Setup of job 9570:
Design money_clicker, start of the top module:
module money_clicker(clk, rst, key_data, key_valid, tick, money, asset, HEX0, HEX1, HEX2, HEX3, HEX4, HEX5);
Size: roughly 100 I/O pins, roughly 0.021 mm^2 of cells after synthesis.
clock: 13.3 ns
lec_check: 0
abc_area: 1
cap_margin: 25
core_aspect_ratio: 1.63
core_margin: 2
core_utilization: 20
cts_cluster_size: 78
gpl_routability_driven: 1
gpl_timing_driven: 0
max_routing_layer: met5
min_routing_layer: met2
place_density_lb_addon: 0.03
setup_slack_margin: 3.84
slew_margin: 20
run.sh (not shown) runs the stock make flow with config.mk's settings and CLKGATE_MAP_FILE=.
Ran to the end and failed final checks on setup timing: job 9570.
## Diff of input files: job 1807 against job 9570
# job 9570
export LEC_CHECK = 0
export ABC_AREA = 1
export CAP_MARGIN = 25
export CORE_ASPECT_RATIO = 1.63
export CORE_MARGIN = 2
export CORE_UTILIZATION = 20
export CTS_CLUSTER_SIZE = 78
export GPL_ROUTABILITY_DRIVEN = 1
export GPL_TIMING_DRIVEN = 0
export MAX_ROUTING_LAYER = met5
export MIN_ROUTING_LAYER = met2
export PLACE_DENSITY_LB_ADDON = 0.03
export SETUP_SLACK_MARGIN = 3.84
export SLEW_MARGIN = 20
create_clock -name core_clock -period 13.3 [get_ports {clk}]
# job 1807
export LEC_CHECK = 0
export ABC_AREA = 1
export CAP_MARGIN = 20
export CORE_MARGIN = 2
export CORE_UTILIZATION = 62
export CTS_CLUSTER_DIAMETER = 358
export CTS_CLUSTER_SIZE = 96
export PLACE_DENSITY = 0.42
export SLEW_MARGIN = 20
export TNS_END_PERCENT = 10
create_clock -name core_clock -period 13.3 [get_ports {clk}]
--- outcome ---
- Final checks on job 1807, whose flow otherwise completed, came back failing, citing setup timing.
- Relative to job 9570, total global routing track utilization has gone up in job 1807.
- Peak fanout along the critical path down 1 in job 1807 wrt job 9570
- The lower setup slack came out of job 1807.
The following lists how job 7119 was set up differently from job 1807:
# job 1807
export LEC_CHECK = 0
export ABC_AREA = 1
export CAP_MARGIN = 20
export CORE_MARGIN = 2
export CORE_UTILIZATION = 62
export CTS_CLUSTER_DIAMETER = 358
export CTS_CLUSTER_SIZE = 96
export PLACE_DENSITY = 0.42
export SLEW_MARGIN = 20
export TNS_END_PERCENT = 10
create_clock -name core_clock -period 13.3 [get_ports {clk}]
# job 7119
export LEC_CHECK = 0
export CAP_MARGIN = 25
export CORE_ASPECT_RATIO = 1.63
export CORE_MARGIN = 2
export CORE_UTILIZATION = 20
export CTS_CLUSTER_DIAMETER = 94
export CTS_CLUSTER_SIZE = 78
export GPL_ROUTABILITY_DRIVEN = 1
export GPL_TIMING_DRIVEN = 0
export MAX_ROUTING_LAYER = met5
export MIN_ROUTING_LAYER = met2
export PLACE_DENSITY_LB_ADDON = 0.03
export SETUP_SLACK_MARGIN = 3.89
export SLEW_MARGIN = 20
create_clock -name core_clock -period 13.3 [get_ports {clk}]
==> comparison <==
Layout checks on job 7119: not met. Flow itself completed; violations: setup timing.
Looking at final cell count, job 7119 sits about 30% higher than job 1807 does.
Against job 1807, job 7119 comes in 12% lower on maximum clock frequency.
Summary of job 7119 over job 1807: worst-case setup margin in the final layout fell 2220 ps; global routing usage summed across all routing layers fell 8.1 points.
End point of the critical path: HEX5[3] -> job 1807, HEX5[4] -> job 7119
Relative to job 1807, clock latency reported for the late side of the worst-skew pair has increased by 50 ps in job 7119.
The following lists how job 2930 was set up differently from job 7119:
# job 7119
export LEC_CHECK = 0
export CAP_MARGIN = 25
export CORE_ASPECT_RATIO = 1.63
export CORE_MARGIN = 2
export CORE_UTILIZATION = 20
export CTS_CLUSTER_DIAMETER = 94
export CTS_CLUSTER_SIZE = 78
export GPL_ROUTABILITY_DRIVEN = 1
export GPL_TIMING_DRIVEN = 0
export MAX_ROUTING_LAYER = met5
export MIN_ROUTING_LAYER = met2
export PLACE_DENSITY_LB_ADDON = 0.03
export SETUP_SLACK_MARGIN = 3.89
export SLEW_MARGIN = 20
create_clock -name core_clock -period 13.3 [get_ports {clk}]
# job 2930
export LEC_CHECK = 0
export CAP_MARGIN = 25
export CORE_ASPECT_RATIO = 1.63
export CORE_MARGIN = 2
export CORE_UTILIZATION = 71
export CTS_CLUSTER_SIZE = 78
export GPL_ROUTABILITY_DRIVEN = 1
export MAX_ROUTING_LAYER = met5
export MIN_ROUTING_LAYER = met1
export SETUP_SLACK_MARGIN = 3.89
export SLEW_MARGIN = 20
create_clock -name core_clock -period 13.1 [get_ports {clk}]
[summary]
Job 2930: DPL-0038 in 4_1_cts -> run aborted. Vertical die dimension (job 2930 / job 7119): 0.53. From job 7119 to job 2930, synthesis area per yosys did not move at all. Job 2930: pre-CTS worst setup slack higher than job 7119. Die width went down by more than a quarter going from job 7119 to job 2930. When the final numbers for job 2930 and job 7119 were put side by side, the number of buffers inserted by port buffering turned out to be smaller in job 7119. Die size: job 2930 is under job 7119. Summary of job 2930 over job 7119: total number of placement rows -47%, cell count after placement now smaller.
